== nickel ==
// module_mini_cpu
module module_mini_cpu(
    input clk,               
    input rst,               
    input power,             
    input send,              
    input [17:0] switches,   
    output wire [7:0] data,  
    output wire rs,          
    output wire rw,          
    output wire en,          
    output wire lcd_on,      
    output wire lcd_blon     
);
Size in the first run: about 5100 cells after synthesis, about 38000 um2 of cells after synthesis.
Settings: LEC_CHECK=0, ABC_AREA=1, CAP_MARGIN=20, CORE_MARGIN=2, CORE_UTILIZATION=72, CTS_CLUSTER_DIAMETER=199, CTS_CLUSTER_SIZE=99, PLACE_DENSITY=0.4, SETUP_SLACK_MARGIN=1.63, SLEW_MARGIN=20; clock period 5.48 ns.
run.sh (not shown) runs the stock make flow with config.mk's settings and CLKGATE_MAP_FILE=.
Stage in which a tool error killed nickel: global routing.
The inputs of ember differ from those of nickel as listed below.
# nickel
export LEC_CHECK = 0
export ABC_AREA = 1
export CAP_MARGIN = 20
export CORE_MARGIN = 2
export CORE_UTILIZATION = 72
export CTS_CLUSTER_DIAMETER = 199
export CTS_CLUSTER_SIZE = 99
export PLACE_DENSITY = 0.4
export SETUP_SLACK_MARGIN = 1.63
export SLEW_MARGIN = 20
create_clock -name core_clock -period 5.48 [get_ports {clk}]
# ember
export LEC_CHECK = 0
export CAP_MARGIN = 20
export CORE_MARGIN = 2
export CORE_UTILIZATION = 72
export CTS_CLUSTER_SIZE = 36
export SLEW_MARGIN = 20
create_clock -name core_clock -period 14.4 [get_ports {clk}]
[summary]
ember: done, clean on timing, DRC and antenna. For the vertical die size, ember came in about 1.3% higher than nickel did. Between ember and nickel, it is ember whose post-synthesis compound-gate area fraction is higher, by 2.3 points. Multiplexer area fraction after synthesis: ember higher than nickel.
## Diff of input files: maple against ember
# ember
export LEC_CHECK = 0
export CAP_MARGIN = 20
export CORE_MARGIN = 2
export CORE_UTILIZATION = 72
export CTS_CLUSTER_SIZE = 36
export SLEW_MARGIN = 20
create_clock -name core_clock -period 14.4 [get_ports {clk}]
# maple
export LEC_CHECK = 0
export CAP_MARGIN = 20
export CORE_MARGIN = 2
export CORE_UTILIZATION = 40
export PLACE_DENSITY = 0.6
export SETUP_SLACK_MARGIN = 1.98
export SLEW_MARGIN = 20
create_clock -name core_clock -period 18.2 [get_ports {clk}]
### Flow results
maple was carried through to the last stage, and its layout satisfied the timing, design-rule and antenna checks.
Lower clock power share among ember and maple: ember
Sum of routed wire segments on met1 of maple exceeds that of ember by more than 10%.
In maple relative to ember, mean number of vias per cell had gone down by more than 10%.
diff inputs: maple => harbor
# maple
export LEC_CHECK = 0
export CAP_MARGIN = 20
export CORE_MARGIN = 2
export CORE_UTILIZATION = 40
export PLACE_DENSITY = 0.6
export SETUP_SLACK_MARGIN = 1.98
export SLEW_MARGIN = 20
create_clock -name core_clock -period 18.2 [get_ports {clk}]
# harbor
export LEC_CHECK = 0
export ABC_AREA = 1
export CAP_MARGIN = 20
export CORE_MARGIN = 2
export CORE_UTILIZATION = 69
export CTS_CLUSTER_DIAMETER = 268
export PLACE_DENSITY = 0.6
export SLEW_MARGIN = 20
create_clock -name core_clock -period 11.5 [get_ports {clk}]
--- outcome ---
- Initial antenna violation count down 1 in harbor wrt maple
- Re met2 capacity usage during global routing: maple was lower than harbor.
- Re number of well taps: harbor and maple aren't equal, and the higher value belongs to maple.
- The final wirelength on maple is in line with that on harbor.
#### Input delta (pepper over harbor)
# harbor
export LEC_CHECK = 0
export ABC_AREA = 1
export CAP_MARGIN = 20
export CORE_MARGIN = 2
export CORE_UTILIZATION = 69
export CTS_CLUSTER_DIAMETER = 268
export PLACE_DENSITY = 0.6
export SLEW_MARGIN = 20
create_clock -name core_clock -period 11.5 [get_ports {clk}]
# pepper
export LEC_CHECK = 0
export CAP_MARGIN = 40
export CORE_ASPECT_RATIO = 0.57
export CORE_MARGIN = 4
export CORE_UTILIZATION = 28
export CTS_CLUSTER_DIAMETER = 125
export GPL_ROUTABILITY_DRIVEN = 1
export HOLD_SLACK_MARGIN = 0.11
export MIN_ROUTING_LAYER = met2
export PLACE_DENSITY = 0.52
export SETUP_SLACK_MARGIN = 0.59
export SLEW_MARGIN = 20
create_clock -name core_clock -period 11.5 [get_ports {clk}]
Results
Completing all stages was not enough for pepper: its layout failed the final checks because of negative setup slack. pepper against harbor: met3 routed wirelength rose by 400%; total iterations of the first detailed-routing run went up; number of instances resized during post-cts repair went up 90. pepper: worst setup slack for register-to-register paths is 2.42 ns lower than what harbor reported. NOTE: power attributed to combinational cells in pepper exceeds that of harbor. The first-pass GRT wire length of pepper was inferior to that of harbor. Compared with harbor, pepper shows a number of placed cells counting well taps that is 13% higher. Relative to harbor, clock buffer count in the final layout has gone down in pepper. Delta (pepper minus harbor): sequential fraction of the synthesis area lost 0.77 points; final instance area grew by 9300 um2. pepper reports its highest-delay cell along the critical path as sky130_fd_sc_hd__a211oi_1 while harbor reports sky130_fd_sc_hd__dfxtp_4. Delta(area growth from synthesis to final layout, pepper - harbor) > 0.
## Diff of input files: garnet against pepper
# pepper
export LEC_CHECK = 0
export CAP_MARGIN = 40
export CORE_ASPECT_RATIO = 0.57
export CORE_MARGIN = 4
export CORE_UTILIZATION = 28
export CTS_CLUSTER_DIAMETER = 125
export GPL_ROUTABILITY_DRIVEN = 1
export HOLD_SLACK_MARGIN = 0.11
export MIN_ROUTING_LAYER = met2
export PLACE_DENSITY = 0.52
export SETUP_SLACK_MARGIN = 0.59
export SLEW_MARGIN = 20
create_clock -name core_clock -period 11.5 [get_ports {clk}]
# garnet
export LEC_CHECK = 0
export CAP_MARGIN = 20
export CORE_MARGIN = 2
export CORE_UTILIZATION = 65
export CTS_CLUSTER_DIAMETER = 268
export PLACE_DENSITY = 0.6
export SLEW_MARGIN = 20
create_clock -name core_clock -period 13.2 [get_ports {clk}]
[summary]
Sort pepper and garnet by number of buffers added for setup after CTS desc -> top: pepper
On internal portion of total power, pepper loses to garnet.
Re async set-or-reset flop fraction in the synthesized netlist: no difference whatsoever between garnet and pepper.
garnet finished all stages; layout check result: FAIL, due to negative setup slack.
Detailed placer's ending HPWL (higher): pepper
[compare] base=pepper new=garnet: number of cells in the finished layout apart from fillers went down by 1686; count of buffers not belonging to the clock network in the layout lower; chip area in the Yosys report roughly the same.

---

Setup of run 1:
module_mini_cpu again, from the RTL that the note above started with.
clock: 10.0 ns
lec_check: 0
abc_area: 1
cap_margin: 20
cell_pad_in_sites_global_placement: 0
core_aspect_ratio: 0.71
core_margin: 2
core_utilization: 70
gpl_routability_driven: 1
setup_slack_margin: 1.04
slew_margin: 20
tns_end_percent: 25
The final report for run 1 shows a completed flow and a layout that fails verification, specifically setup timing.
Setup changes, run 1 to run 2
==> flow/config.mk <==
export PLATFORM = sky130hd
export DESIGN_NAME = module_mini_cpu
export DESIGN_NICKNAME = module_mini_cpu
export VERILOG_FILES = /design/flow/design.v
export SDC_FILE = /design/flow/constraint.sdc
export NUM_CORES = 4
export LEC_CHECK = 0
export CAP_MARGIN = 20
export CORE_MARGIN = 2
export CORE_UTILIZATION = 66
export SETUP_SLACK_MARGIN = 3.21
export SLEW_MARGIN = 20
==> flow/constraint.sdc <==
create_clock -name core_clock -period 12.9 [get_ports {clk}]
set_input_delay 2.5800 -clock core_clock [delete_from_list [all_inputs] [get_ports {clk}]]
set_output_delay 2.5800 -clock core_clock [all_outputs]
set_load 0.01 [all_outputs]
Findings:
Run 2 -> stages 100% | layout checks FAIL | setup timing. Run 1 → run 2: register fraction of the total cell area shows no meaningful change, post-layout period usage of the worst path now sits lower, mean routed wirelength per cell up 20%. Changes observed in run 2 relative to run 1: post-DP HPWL now sits lower; clock tree cell share of total cell area now sits higher; growth of design area from synthesis to finish now sits lower. Max clock skew across run 1 and run 2: run 2. For the number of cells on the worst reg-to-reg path, run 2 came in 12 lower than run 1 did. Measured against run 1, the mean post-synth cell area of run 2 comes out at 1.3 times the reference value. Note that the total power recorded for run 2 amounts to 0.79 times the value seen in run 1.
Input-level comparison between run 3 and run 2:
--- a/flow/config.mk
+++ b/flow/config.mk
@@ -9,4 +9,6 @@
 export CORE_MARGIN = 2
-export CORE_UTILIZATION = 66
-export SETUP_SLACK_MARGIN = 3.21
+export CORE_UTILIZATION = 71
+export CTS_CLUSTER_SIZE = 13
+export PLACE_DENSITY_LB_ADDON = 0.02
+export SETUP_SLACK_MARGIN = 2.76
 export SLEW_MARGIN = 20
==> flow/constraint.sdc <==
create_clock -name core_clock -period 10.8 [get_ports {clk}]
set_input_delay 2.1600 -clock core_clock [delete_from_list [all_inputs] [get_ports {clk}]]
set_output_delay 2.1600 -clock core_clock [all_outputs]
set_load 0.01 [all_outputs]
## What came out
For run 3, the flow was terminated by a tool error in global routing (5_1_grt) and produced no final design. Taking run 2 as the reference, in run 3 number of placed instances with taps included up 3.7%; pre-CTS setup slack down 2.02 ns; clock buffer count from CTS down 3; final weighted congestion in routability-driven placement up 2.1%; placed cell area up 1900 µm². In run 3, number of instances resized during post-cts repair is higher than in run 2. The number of buffers inserted by post-CTS setup repair in run 2 is 0.51 times that in run 3. Going from run 2 to run 3, quantity of I/O buffers inserted on ports stayed essentially flat; post-DP HPWL climbed 6.8%.

---

willow:
Starting RTL as in the previous note.
## module_mini_cpu
module module_mini_cpu(
    input clk,               
    input rst,               
    input power,             
    input send,              
    input [17:0] switches,   
    output wire [7:0] data,  
    output wire rs,          
    output wire rw,          
    output wire en,          
    output wire lcd_on,      
    output wire lcd_blon     
);
export LEC_CHECK = 0
export ABC_AREA = 1
export CAP_MARGIN = 20
export CORE_MARGIN = 2
export CORE_UTILIZATION = 72
export MAX_ROUTING_LAYER = met4
export PLACE_DENSITY_LB_ADDON = 0.02
export SETUP_SLACK_MARGIN = 1.37
export SLEW_MARGIN = 20
create_clock -name core_clock -period 12.1 [get_ports {clk}]
Finished, but not clean: willow, with max-capacitance violations, max-slew violations, negative setup slack.
[inputs] tundra vs willow
Settings: a deleted SETUP_SLACK_MARGIN that had been 1.37; a deleted MAX_ROUTING_LAYER that had been met4; a deleted ABC_AREA that had been 1; a deleted PLACE_DENSITY_LB_ADDON that had been 0.02; a change of CORE_UTILIZATION from 72 to 65; an added PLACE_DENSITY of 0.6; a change of the clock period (ns, I/O delays scaled along) from 12.1 to 14.7.
==> results <==
tundra: done, clean on timing, DRC and antenna
Nothing crashed in willow and all stages finished; the problem is that the final layout failed, the offending checks being max-capacitance violations, max-slew violations, negative setup slack.
Diff willow -> tundra | non-clock buffer share of cell area | decrease of 3.0 points
Between willow and tundra, proportion of power drawn by combinational gates decreased.
Comparing willow and tundra, the higher clock-buffer cell count is on willow.
tundra vs. willow: final cycle utilization of the critical path went down by 13 points.
The met1 wire length was comparable across willow and tundra.
Diff willow -> tundra | first-pass GRT wire length | decrease of 4800 um
willow → tundra: portion of netlist area occupied by mux cells has increased; number of stages on the worst setup path went down; logic gate fraction of the total cell area grew by 5.7 points.
In the metrics for willow and tundra, the one carrying the higher setup TNS is tundra.
| clock latency of the later-clocked register in the worst-skew pair | willow vs tundra | ≈ equal |
#### Input delta (lagoon over tundra)
Settings: swapping 65 for 40 in CORE_UTILIZATION; swapping 14.7 for 18.2 in the clock period (ns, I/O delays scaled along).
[summary]
- Setup slack in lagoon is larger than in tundra.
- Hold slack (lower): lagoon
- Against tundra, lagoon reports a detailed-route via count that is lower.
- Compared with tundra, in lagoon final estimated routing congestion in global placement shrank by 0.046, fraction of standard cell area that is sequential grew by 0.16 points, cell count along the critical path shrank by 8.7%, synthesized cell count held steady, combinational share of power shrank by 2.3 points.
- Final worst-path cycle share was lower in the run labelled lagoon.
- Going from tundra to lagoon, final area shrinks by 0.62%.
For quartz, these inputs were changed with respect to lagoon:
Settings: changing CORE_UTILIZATION from 40 to 65; setting CTS_CLUSTER_DIAMETER to 298 for the first time; changing the clock period (ns, I/O delays scaled along) from 18.2 to 13.2.
--- outcome ---
Every stage of quartz finished as expected; the final checks, on the other hand, flagged negative setup slack, which means the layout fails.
lagoon went all the way through synthesis, placement and routing and the layout is clean on timing, DRC and antenna.
Measured against lagoon, the initial DRC count of quartz comes out at 1.3 times the reference value.
In quartz, global routing met1 resource utilization is higher than in lagoon.
quartz reports a higher via count of the first global-routing pass than lagoon does.
lagoon has a lower post-CTS repair timing setup buffer count than quartz.
Summary of quartz over lagoon: global-route usage higher; basic-gate share of the synthesized area counting and, or, nand and nor cells roughly the same; slack of the critical path lower; critical path depth higher; met2 routing resource usage after global routing higher.
Growth of design area from synthesis to finish for quartz: 5.3 points up relative to lagoon

---

Starting RTL as in the previous note.
Settings: LEC_CHECK=0, CAP_MARGIN=20, CELL_PAD_IN_SITES_GLOBAL_PLACEMENT=2, CORE_ASPECT_RATIO=1.08, CORE_MARGIN=2, CORE_UTILIZATION=26, GPL_ROUTABILITY_DRIVEN=1, GPL_TIMING_DRIVEN=0, MAX_ROUTING_LAYER=met4, MIN_ROUTING_LAYER=met2, PLACE_DENSITY_LB_ADDON=0.25, SETUP_SLACK_MARGIN=2.63, SLEW_MARGIN=35, TNS_END_PERCENT=25; clock period 10.0 ns.
The baseline finished but failed the layout checks on negative setup slack.
Rerun with:
- CELL_PAD_IN_SITES_GLOBAL_PLACEMENT: 2 -> unset
- CORE_ASPECT_RATIO: 1.08 -> unset
- CORE_UTILIZATION: 26 -> 72
- GPL_ROUTABILITY_DRIVEN: 1 -> unset
- GPL_TIMING_DRIVEN: 0 -> unset
- MIN_ROUTING_LAYER: met2 -> unset
- PLACE_DENSITY_LB_ADDON: 0.25 -> unset
- SETUP_SLACK_MARGIN: 2.63 -> 1.37
- SLEW_MARGIN: 35 -> 20
- TNS_END_PERCENT: 25 -> unset
- clock period: 10.0 -> 13.8 ns (I/O delays scaled with it)
The new run completed, yet does not pass: negative setup slack.
Synthesized area does not change.
First-iteration DRC count came out lower by 20%.
Global-route usage came out higher by 18 points.
Via count came out lower by 17%.
Synthesized cell count is unchanged.
Die size came out lower by 63%.
Rerun with:
- CTS_CLUSTER_SIZE: unset -> 35
- MAX_ROUTING_LAYER: met4 -> unset
- SETUP_SLACK_MARGIN: 1.37 -> unset
- clock period: 13.8 -> 14.4 ns (I/O delays scaled with it)
Effect:
- With this change the flow went through all stages and came out clean
- routed wire length falls by 13%
- power falls by 13%
- clock-buffer cell count falls by 4
- synthesized area does not change
- cell count falls by 2.7%
- clock power falls by about 10%
- first-iteration DRC count falls by 19%
- hold slack stays flat
- clock skew barely changes
Rerun with:
- CORE_UTILIZATION: 72 -> 71
- CTS_CLUSTER_SIZE: 35 -> 13
- PLACE_DENSITY_LB_ADDON: unset -> 0.02
- clock period: 14.4 -> 16.3 ns (I/O delays scaled with it)
What happened: Final cell count shrinks slightly. Count of clock-buffer cells in the layout grows by 2. Via count shrinks by a few percent. Power shrinks by roughly a tenth. Clock power shrinks by about a fifth. Clock skew grows by 0.011 ns. Synthesized cell count stays the same.
Power is estimated from default activity; no workload was simulated.
